## job 8703
// cpu_8bit
module cpu_8bit (
    input wire clk,
    input wire reset,
    input wire [7:0] data_in,
    output wire [7:0] data_out,
    output wire [7:0] address,
    output wire mem_write
);
clock: 2.07 ns
lec_check: 0
abc_area: 1
cap_margin: 15
core_aspect_ratio: 0.5
core_margin: 2
core_utilization: 72
cts_cluster_diameter: 393
cts_cluster_size: 96
slew_margin: 20
tns_end_percent: 10
run.sh (not shown) runs the stock make flow with config.mk's settings and CLKGATE_MAP_FILE=.
Seen in the log of job 8703: DPL-0038 during clock tree synthesis (4_1_cts), after which the run never completed.
--- input diff job 8703..job 7714 ---
Settings: clearing TNS_END_PERCENT, which used to be 10; swapping 15 for 20 in CAP_MARGIN; clearing CTS_CLUSTER_DIAMETER, which used to be 393; swapping 72 for 40 in CORE_UTILIZATION; clearing CORE_ASPECT_RATIO, which used to be 0.5; clearing CTS_CLUSTER_SIZE, which used to be 96; clearing ABC_AREA, which used to be 1; swapping 2.07 for 3.24 in the clock period (ns, I/O delays scaled along).
### Flow results
Relative to job 8703, number of rows in the core area increased by 15 in job 7714.
Total cells reported by yosys after synthesis: higher on job 8703
Comparing job 8703 and job 7714, the one run not ending clean was job 8703.
Delta (job 7714 minus job 8703): average cell area after synthesis moved up; sequential fraction of the synthesis area moved down; number of placed instances, taps included moved down; synthesized area moved up; floorplan core density moved down.
Between job 8703 and job 7714, the flow reports die outline height increasing by more than half.
[job 7714] synthesized cell count fell 98 relative to job 8703
### job 7714 -> job 242
Settings: a change of the clock period (ns, I/O delays scaled along) from 3.24 to 2.02.
==> results <==
Looking across job 242 and job 7714, the single run that reached the end with no open violations was job 7714.
STATUS run=job 242 STAGES=ALL_DONE FINAL_CHECKS=FAILED CAUSE=setup timing
Compared with job 7714, number of non-clock buffers in job 242 increased by more than 100%.
Compared to job 7714, job 242 has routed length per instance 0.29 um lower.
Of job 242 and job 7714, the lower worst-case hold slack belongs to job 242.
The clock latency on the worst-skew pair of job 7714 and that of job 242 are within noise of each other.
[compare] base=job 7714 new=job 242: worst setup slack now sits lower, sum of negative setup slack now sits lower, area after synthesis did not really move.
For job 242, the critical path start-end classification was reg -> reg, unlike job 7714, where it was reg -> out.
Job 242 — total power of the final layout 3100 uW higher, job 7714 as reference
Here is what was changed in the inputs of job 8565 compared with job 242.
Settings: CTS_CLUSTER_SIZE: unset -> 32; CAP_MARGIN: 20 -> 0; CTS_CLUSTER_DIAMETER: unset -> 251; SETUP_SLACK_MARGIN: unset -> -0.17; CORE_UTILIZATION: 40 -> 71; ABC_AREA: unset -> 1.
==> comparison <==
Delta (job 8565 minus job 242): arithmetic-cell share of the synthesized area counting full adders, half adders and majority gates went up 0.17 points; share of synthesized cell area in and, or, nand and nor gates moved up. Number of placed cells counting well taps, job 242 and job 8565, higher one = job 8565. Job 8565 did not finish; a tool error ended it in global routing (5_1_grt). XOR/XNOR share of the synthesized area, job 242 and job 8565: smaller value in job 8565.
Input-level comparison between job 9296 and job 8565:
Settings: ABC_AREA: 1 -> unset; CTS_CLUSTER_SIZE: 32 -> unset; CORE_UTILIZATION: 71 -> 68; CAP_MARGIN: 0 -> 20; SETUP_SLACK_MARGIN: -0.17 -> unset; CTS_CLUSTER_DIAMETER: 251 -> unset; the clock period (ns, I/O delays scaled along): 2.02 -> 2.71.
Job 9296 finished every stage and its layout cleared the timing, DRC and antenna checks. Cmp job 9296 vs job 8565: last weighted congestion value of the routability-driven placer lower in job 9296. Re number of register bits inferred by synthesis: no difference whatsoever between job 8565 and job 9296. Top-level I/O count: job 8565 vs job 9296 identical. Yosys stat cell total in job 9296 is 25% lower than in job 8565. Going from job 8565 to job 9296, core outline area up about 8%, portion of the post-synthesis area used by sequential elements down 1.1 points, number of standard cells after synthesis down 98, post-placement cell count down 21%, average cell area after synthesis up about 37%.
--- input diff job 9296..job 5067 ---
Settings: CORE_UTILIZATION: 68 -> 40; the clock period (ns, I/O delays scaled along): 2.71 -> 4.0.
==> comparison <==
Job 5067 vs job 9296 on period utilization: job 5067 is the lower one. Job 5067: areal power density over the cells is about 32% lower than what job 9296 reported. When job 5067 is set beside job 9296, its proportion of power drawn by flip-flops and latches turns out to be 1.6 points larger. Higher starting density of the core goes to job 9296 over job 5067. Utilization after layout: higher on job 9296. Max number of cells on the worst hold path across job 5067 and job 9296: job 5067. Job 5067: highest cell delay on the worst timing path 0.06 ns above job 9296. Going from job 9296 to job 5067, overall global routing resource usage shrinks by 14 points.

Starting RTL as in the previous note.
Settings: LEC_CHECK=0, ABC_AREA=1, CAP_MARGIN=20, CORE_MARGIN=2, CORE_UTILIZATION=68, CTS_CLUSTER_DIAMETER=129, CTS_CLUSTER_SIZE=16, GPL_TIMING_DRIVEN=1, MIN_ROUTING_LAYER=met1, SETUP_SLACK_MARGIN=0.62, SLEW_MARGIN=20; clock period 2.04 ns.
The baseline ended with an error in clock tree synthesis.
Edit:
CTS_CLUSTER_DIAMETER = not set   (was 129)
CTS_CLUSTER_SIZE = 98   (was 16)
GPL_TIMING_DRIVEN = not set   (was 1)
MIN_ROUTING_LAYER = not set   (was met1)
SETUP_SLACK_MARGIN = not set   (was 0.62)
clock period = 5.85 ns   (was 2.04 ns; I/O delays follow)
Effect: This time the run went through all stages and came out clean; die area does not change; synthesized cell count does not change; area after synthesis is unchanged.
Edit:
CORE_UTILIZATION = 69   (was 68)
CTS_CLUSTER_SIZE = not set   (was 98)
SETUP_SLACK_MARGIN = -0.18   (was not set)
clock period = 2.26 ns   (was 5.85 ns; I/O delays follow)
With this change the flow reached the layout checks and failed them: negative setup slack.
Area after synthesis stays the same.
Non-clock buffer count went up by 33.
Clock skew rose by 0.0053 ns.
Design area is higher by 12%.
Utilization is higher by 10 points.
Edit:
CORE_UTILIZATION = 72   (was 69)
PLACE_DENSITY = 0.65   (was not set)
clock period = 2.14 ns   (was 2.26 ns; I/O delays follow)
After rerunning: With this change the flow never finished: it broke off in global routing on DPL-0038; die area decreases by 3.9%; synthesized area is unchanged; synthesized cell count is unchanged.
Edit:
ABC_AREA = not set   (was 1)
CORE_UTILIZATION = 28   (was 72)
PLACE_DENSITY = not set   (was 0.65)
SETUP_SLACK_MARGIN = not set   (was -0.18)
clock period = 5.85 ns   (was 2.14 ns; I/O delays follow)
Result:
- The changed run completed with no timing, DRC or antenna violations
- die size climbs to 2.5 times its value
- synthesized area grows by 3.1%
- synthesized cell count went down by 25%
Edit:
CORE_UTILIZATION = 65   (was 28)
SETUP_SLACK_MARGIN = 0.68   (was not set)
clock period = 2.7 ns   (was 5.85 ns; I/O delays follow)
Core utilization came out higher by 55 points.
Setup slack loses 1.9 ns.
Combinational power came out higher to 3.4 times its value.
Power and IR drop assume default switching activity.
